==> inputs of try-onyx <==
==> flow/design.v <==
module ellipse_generator
#(
parameter  int  BITS_RES            = 12,             
parameter  int  BITS_RAD            = BITS_RES - 1,   
parameter  bit  USE_ALTERA_IP       = 0               
)
(
  input logic                        clk,               
  input logic                        reset,             
  input logic                        enable,            
  input logic                        run,               
  input logic         [1:0]          quadrant,          
  input logic                        ellipse_filled,    
  input logic  signed [BITS_RES-1:0] Xc,                
  input logic  signed [BITS_RES-1:0] Yc,                
  input logic  signed [BITS_RES-1:0] Xr,                
  input logic  signed [BITS_RES-1:0] Yr,                
  input logic                        ena_pause,         
  output logic                       busy,              
  output logic signed [BITS_RES:0]   X_coord,           
  output logic signed [BITS_RES:0]   Y_coord,           
  output logic                       pixel_data_rdy,    
  output logic                       ellipse_complete   
);
logic               draw_line ;
logic        [1:0]  quadrant_latch ;     
logic        [3:0]  sub_function ;     
logic               inv ;     
logic               draw_flat ;     
logic               filled ;     
logic signed   [BITS_RES-1:0]   x ;     
logic signed   [BITS_RES-1:0]   y ;     
logic signed   [BITS_RES-1:0]   xcr ;     
logic signed   [BITS_RES-1:0]   ycr ;     
logic signed   [BITS_RES-1:0]   xrr ;     
logic signed   [BITS_RES-1:0]   yrr ;     
logic signed   [BITS_RAD*3+1:0] p ;     
logic signed   [BITS_RAD*3+1:0] px ;     
logic signed   [BITS_RAD*3+1:0] py ;     
logic unsigned [BITS_RAD*2-1:0] rx2 ;     
logic unsigned [BITS_RAD*2-1:0] ry2 ;     
logic unsigned [BITS_RAD*1-1:0] alu_mult_a ;  
logic unsigned [BITS_RAD*2-1:0] alu_mult_b ;  
logic unsigned [BITS_RAD*3-1:0] alu_mult_y     ;  
logic               pixel_data_rdy_int ;     
logic               busy_int ;     
logic               ena_process ;     
logic               freeze ;     
     always_ff @(posedge clk) if (ena_process) alu_mult_y <= alu_mult_a * alu_mult_b ;
always_comb begin
   pixel_data_rdy = pixel_data_rdy_int && !ena_pause ;  
   busy           = busy_int || run ;                   
   ena_process    = enable && !(ena_pause && pixel_data_rdy_int);
end
always_ff @( posedge clk or posedge reset ) begin
   if ( reset ) begin
      draw_line          <= 1'b0  ;
      pixel_data_rdy_int <= 1'b0  ;
      busy_int           <= 1'b0  ;
      ellipse_complete   <= 1'b0  ;
      quadrant_latch     <= 2'b0  ;
      sub_function       <= 4'd0  ;  
      x                  <= 0 ;
      y                  <= 0 ;
      xcr                <= 0 ;
      ycr                <= 0 ;
      xrr                <= 0 ;
      yrr                <= 0 ;
      p                  <= 0 ;
      rx2                <= 0 ;
      ry2                <= 0 ;
      px                 <= 0 ;
      py                 <= 0 ;
      inv                <= 1'b0 ;       
      draw_flat          <= 1'b0 ;
      filled             <= 1'b0 ;
      freeze             <= 1'b0 ;
      X_coord            <= (BITS_RES)'(0);
      Y_coord            <= (BITS_RES)'(0);
      alu_mult_a         <= (BITS_RAD*1)'(0);
      alu_mult_b         <= (BITS_RAD*2)'(0);
   end
   else if ( ena_process  ) begin 
if (!freeze) begin
  if (inv==0) begin
    case ( quadrant_latch )
      4'd0 : begin
             X_coord    <=  xcr + x;
             Y_coord    <=  ycr + y;
             end
      4'd1 : begin
             X_coord    <=  xcr - x;
             Y_coord    <=  ycr + y;
             end
      4'd2 : begin
             X_coord    <=  xcr + x;
             Y_coord    <=  ycr - y;
             end
      4'd3 : begin
             X_coord    <=  xcr - x;
             Y_coord    <=  ycr - y;
             end
      endcase
  end else begin
  case ( quadrant_latch )
      4'd0 : begin
             Y_coord    <=  xcr + x;
             X_coord    <=  ycr + y;
             end
      4'd1 : begin
             Y_coord    <=  xcr + x;
             X_coord    <=  ycr - y;
             end
      4'd2 : begin
             Y_coord    <=  xcr - x;
             X_coord    <=  ycr + y;
             end
      4'd3 : begin
             Y_coord    <=  xcr - x;
             X_coord    <=  ycr - y;
             end
      endcase
  end
end else begin   
  if (((X_coord==xcr)&& !inv) || ((X_coord==ycr)&& inv) )  freeze     <= 1'b0;            
  if (((X_coord>xcr)&& !inv)  || ((X_coord>ycr)&& inv)  )  X_coord    <= X_coord - 1'b1;  
  if (((X_coord<xcr)&& !inv)  || ((X_coord<ycr)&& inv)  )  X_coord    <= X_coord + 1'b1;  
end
casez ( sub_function )
    4'd0 : begin  
      if ( run ) begin   
         quadrant_latch <= quadrant ;  
         if ( ( Xr == 0 ) && ( Yr == 0 ) ) begin  
            x                  <= 0    ;  
            y                  <= 0    ;  
            pixel_data_rdy_int <= 1'b0  ;  
            ellipse_complete   <= 1'b0  ;  
            sub_function       <= 4'd9  ;  
            draw_line          <= 1'b1  ;  
            busy_int           <= 1'b1  ;  
            xcr       <= Xc ;  
            ycr       <= Yc ;
            xrr       <= 0 ;
            yrr       <= 0 ;
            inv       <= 1'b0 ;
            draw_flat <= 1'b0 ;
            freeze    <= 1'b0 ;
         end
         else begin  
            sub_function       <= sub_function + 1'd1  ;  
            draw_line          <= 1'b1  ;  
            busy_int           <= 1'b1  ;  
            pixel_data_rdy_int <= 1'b0  ;  
            ellipse_complete   <= 1'b0  ;  
            xcr       <= Xc ;  
            ycr       <= Yc ;
            xrr       <= Xr ;
            yrr       <= Yr ;
            inv       <= 1'b0 ;
            draw_flat <= 1'b0 ;
            filled    <= ellipse_filled ;
            freeze    <= 1'b0 ;
         end  
      end  
    end  
    4'd1 : begin  
     alu_mult_a[BITS_RAD*1-1:0]          <= xrr[BITS_RAD-1:0] ;
     alu_mult_b[BITS_RAD*1-1:0]          <= xrr[BITS_RAD-1:0] ;
     alu_mult_b[BITS_RAD*2-1:BITS_RAD*1] <= 0     ;
     x                                   <= 0     ;
     y                                   <= yrr   ;
     draw_flat                           <= 1'b0  ;
     p                                   <= 0     ;
     sub_function                        <= sub_function + 1'd1  ;  
    end
    4'd2 : begin  
     alu_mult_a[BITS_RAD*1-1:0]          <= yrr[BITS_RAD-1:0] ;
     alu_mult_b[BITS_RAD*1-1:0]          <= yrr[BITS_RAD-1:0] ;
     alu_mult_b[BITS_RAD*2-1:BITS_RAD*1] <= 0     ;
     sub_function                        <= sub_function + 1'd1  ;  
    end
    4'd3 : begin  
     rx2[BITS_RAD*2-1:0]                <= alu_mult_y[BITS_RAD*2-1:0] ;  
     alu_mult_a[BITS_RAD*1-1:0]          <= yrr[BITS_RAD-1:0] ;
     alu_mult_b[BITS_RAD*2-1:0]          <= alu_mult_y[BITS_RAD*2-1:0] ;
     ry2                                 <= (BITS_RAD*2)'((alu_mult_y[BITS_RAD*2-1:0] + 2) >> 2) ;  
     px                                  <= 0     ;                                  
     sub_function                        <= sub_function + 1'd1  ;                   
    end
    4'd4 : begin  
     px                                 <= px + ry2 ;  
     ry2[BITS_RAD*2-1:0]                <= alu_mult_y[BITS_RAD*2-1:0] ;  
     sub_function                       <= sub_function + 1'd1  ;  
    end
    4'd5 : begin  
     px                                 <= px + ry2 - alu_mult_y[BITS_RAD*3-1:0] ;  
     py                                 <= (alu_mult_y[((BITS_RAD)*3-1):0]) << 1 ;  
     sub_function                       <= sub_function + 1'd1  ;  
    end
    4'd6 : begin  
     p                                  <= px  ;  
     px                                 <= 0;
              if (xrr<2) sub_function   <= sub_function + 2'd2  ;  
              else       sub_function   <= sub_function + 1'd1  ;  
    end
    4'd7 : begin  
  if (!freeze) begin
       if (px <= py) begin   
                     pixel_data_rdy_int <= 1'b1  ;  
		             x                  <= x + 1'd1 ;
		             px                 <= px + (ry2<<1);
                     if (inv && filled) freeze <= 1'b1;    
		             if (p <= 0) begin
	                             p  <= p + ry2 + (px + (ry2<<1)) ;
		                         end else begin
		                         if (!inv && filled)  freeze <= 1'b1;      
                                 y  <= y - 1'd1;
                                 py <= py - (rx2<<1);
                                 p  <= p + ry2 + (px + (ry2<<1)) - (py - (rx2<<1)) ;
                                 end
       end else begin  
          pixel_data_rdy_int <= 1'b0  ;                 
          sub_function       <= sub_function + 1'd1  ;  
       end
   end  
    end  
    4'd8 : begin  
if (!freeze) begin
if (((y<2) || draw_flat) && x <= xrr ) begin  
    draw_flat          <= 1'b1 ;       
    y                  <= 0        ;   
              if (draw_flat) begin               
              pixel_data_rdy_int <= 1'b1  ;      
              x                  <= x + 1'd1 ;   
              end
    end else begin
          if (inv) begin
                   pixel_data_rdy_int <= 1'b0  ;  
                   sub_function       <= 4'd0  ;  
                   inv                <= 1'b0  ;  
                   draw_line          <= 1'b0  ;  
                   ellipse_complete   <= 1'b1  ;
                   busy_int           <= 1'b0  ;  
          end else begin
                   pixel_data_rdy_int <= 1'b0  ;  
                   sub_function       <= 4'd1  ;  
                   inv                <= 1'b1  ;  
                   xcr                <= ycr   ;  
                   ycr                <= xcr   ;
                   xrr                <= yrr   ;  
                   yrr                <= xrr   ;
          end
     end  
    end  
    end  
    4'd9 : begin  
            pixel_data_rdy_int <= 1'b1                 ;  
            sub_function       <= sub_function + 1'd1  ;  
    end
    default : begin                 
    sub_function       <= 4'd0  ;   
    draw_line          <= 1'b0  ;   
    pixel_data_rdy_int <= 1'b0  ;  
    sub_function       <= 4'd0  ;  
    ellipse_complete   <= 1'b1  ;
    busy_int           <= 1'b0  ;  
    end
  endcase  
      if (!draw_line && !run ) begin
         pixel_data_rdy_int <= 1'b0 ;  
         ellipse_complete   <= 1'b0 ;  
         busy_int           <= 1'b0 ;  
      end
   end  
end
endmodule
==> flow/run.sh <==
#!/bin/bash
# the make line also repeats each setting of config.mk as NAME=value (left out here)
make -C /OpenROAD-flow-scripts/flow DESIGN_CONFIG=/design/flow/config.mk WORK_HOME=/design/flow/orfs CLKGATE_MAP_FILE= finish
==> flow/config.mk <==
export PLATFORM = sky130hd
export DESIGN_NAME = ellipse_generator
export DESIGN_NICKNAME = ellipse_generator
export VERILOG_FILES = /design/flow/design.v
export SDC_FILE = /design/flow/constraint.sdc
export NUM_CORES = 4
export LEC_CHECK = 0
export CAP_MARGIN = 20
export CORE_MARGIN = 2
export CORE_UTILIZATION = 72
export CTS_CLUSTER_DIAMETER = 376
export CTS_CLUSTER_SIZE = 25
export MAX_ROUTING_LAYER = met4
export PLACE_DENSITY_LB_ADDON = 0.02
export SETUP_SLACK_MARGIN = -0.58
export SLEW_MARGIN = 20
==> flow/constraint.sdc <==
create_clock -name core_clock -period 5.89 [get_ports {clk}]
set_input_delay 1.1780 -clock core_clock [delete_from_list [all_inputs] [get_ports {clk}]]
set_output_delay 1.1780 -clock core_clock [all_outputs]
set_load 0.01 [all_outputs]
==> try-violet (differences from try-onyx) <==
==> flow/config.mk (replaced) <==
export PLATFORM = sky130hd
export DESIGN_NAME = ellipse_generator
export DESIGN_NICKNAME = ellipse_generator
export VERILOG_FILES = /design/flow/design.v
export SDC_FILE = /design/flow/constraint.sdc
export NUM_CORES = 4
export LEC_CHECK = 0
export ABC_AREA = 0
export CAP_MARGIN = 20
export CELL_PAD_IN_SITES_DETAIL_PLACEMENT = 1
export CORE_ASPECT_RATIO = 0.54
export CORE_MARGIN = 6
export CORE_UTILIZATION = 20
export CTS_CLUSTER_DIAMETER = 256
export GPL_ROUTABILITY_DRIVEN = 1
export GPL_TIMING_DRIVEN = 0
export HOLD_SLACK_MARGIN = 0.11
export SETUP_SLACK_MARGIN = 1.86
export SLEW_MARGIN = 15
==> flow/constraint.sdc (replaced) <==
create_clock -name core_clock -period 6.26 [get_ports {clk}]
set_input_delay 1.2520 -clock core_clock [delete_from_list [all_inputs] [get_ports {clk}]]
set_output_delay 1.2520 -clock core_clock [all_outputs]
set_load 0.01 [all_outputs]
==> try-yarrow (differences from try-onyx) <==
==> flow/config.mk (replaced) <==
export PLATFORM = sky130hd
export DESIGN_NAME = ellipse_generator
export DESIGN_NICKNAME = ellipse_generator
export VERILOG_FILES = /design/flow/design.v
export SDC_FILE = /design/flow/constraint.sdc
export NUM_CORES = 4
export LEC_CHECK = 0
export CAP_MARGIN = 20
export CORE_MARGIN = 2
export CORE_UTILIZATION = 40
export SLEW_MARGIN = 20
==> flow/constraint.sdc (replaced) <==
create_clock -name core_clock -period 7.29 [get_ports {clk}]
set_input_delay 1.4580 -clock core_clock [delete_from_list [all_inputs] [get_ports {clk}]]
set_output_delay 1.4580 -clock core_clock [all_outputs]
set_load 0.01 [all_outputs]
==> try-quartz (differences from try-onyx) <==
==> flow/config.mk (replaced) <==
export PLATFORM = sky130hd
export DESIGN_NAME = ellipse_generator
export DESIGN_NICKNAME = ellipse_generator
export VERILOG_FILES = /design/flow/design.v
export SDC_FILE = /design/flow/constraint.sdc
export NUM_CORES = 4
export LEC_CHECK = 0
export CAP_MARGIN = 20
export CORE_MARGIN = 2
export CORE_UTILIZATION = 57
export SLEW_MARGIN = 20
==> flow/constraint.sdc (replaced) <==
create_clock -name core_clock -period 6.26 [get_ports {clk}]
set_input_delay 1.2520 -clock core_clock [delete_from_list [all_inputs] [get_ports {clk}]]
set_output_delay 1.2520 -clock core_clock [all_outputs]
set_load 0.01 [all_outputs]
==> results <==
GR met2 Demand/Resource: try-violet 0.220; try-yarrow 0.364; try-onyx 0.686; try-quartz 0.553
Setup total negative slack: try-violet -10.98 ns; try-yarrow 0 ns; try-onyx -10.95 ns; try-quartz -3.53 ns
Status: try-violet finished with violations; try-yarrow complete, no violations; try-onyx finished with violations; try-quartz finished with violations
Reasons for failing layout checks: try-violet negative setup slack; try-yarrow -; try-onyx negative setup slack; try-quartz negative setup slack
Number of clock buffers in the layout: try-violet 47; try-yarrow 61; try-onyx 25; try-quartz 60
Met3 WL post-DR: try-violet 27.7 mm; try-yarrow 6.91 mm; try-onyx 9.89 mm; try-quartz 6.27 mm
Post-place setup slack: try-violet -1.88 ns; try-yarrow 0.00756 ns; try-onyx -1.07 ns; try-quartz -0.603 ns
Worst-margin pin slew: try-violet 1.36 ns; try-yarrow 1.11 ns; try-onyx 1.19 ns; try-quartz 1.06 ns
Met1 usage in global routing: try-violet 0.246; try-yarrow 0.353; try-onyx 0.540; try-quartz 0.471
DRC violation total after the first TritonRoute iteration: try-violet 4313; try-yarrow 2581; try-onyx 3387; try-quartz 2503
Critical path arrival: try-violet 7.85 ns; try-yarrow 7.56 ns; try-onyx 7.19 ns; try-quartz 7.20 ns
Tapcells: try-violet 2457; try-yarrow 1186; try-onyx 672; try-quartz 855
Post-CTS Resized: try-violet 468; try-yarrow 1; try-onyx 37; try-quartz 57
Endpoints failing setup: try-violet 18; try-yarrow 0; try-onyx 30; try-quartz 12
Global routing usage on met3: try-violet 0.0849; try-yarrow 0.0256; try-onyx 0.0621; try-quartz 0.0341
Maximum single-stage delay on the critical path: try-violet 0.57 ns; try-yarrow 0.54 ns; try-onyx 0.48 ns; try-quartz 0.58 ns
Non-clock buffering overhead in the final layout: try-violet 0.0985; try-yarrow 0.0372; try-onyx 0.0959; try-quartz 0.0892
Area overhead of the layout relative to synthesis: try-violet 32.4%; try-yarrow 10.8%; try-onyx 14.2%; try-quartz 17.2%
Global-route wire length before repair: try-violet 252 mm; try-yarrow 177 mm; try-onyx 176 mm; try-quartz 178 mm
Instance area after placement: try-violet 41800 um2; try-yarrow 39000 um2; try-onyx 40900 um2; try-quartz 40900 um2
Register clock-pin slew on the reported worst setup and hold paths: try-violet 0.06 ns; try-yarrow 0.06 ns; try-onyx 0.12 ns; try-quartz 0.05 ns
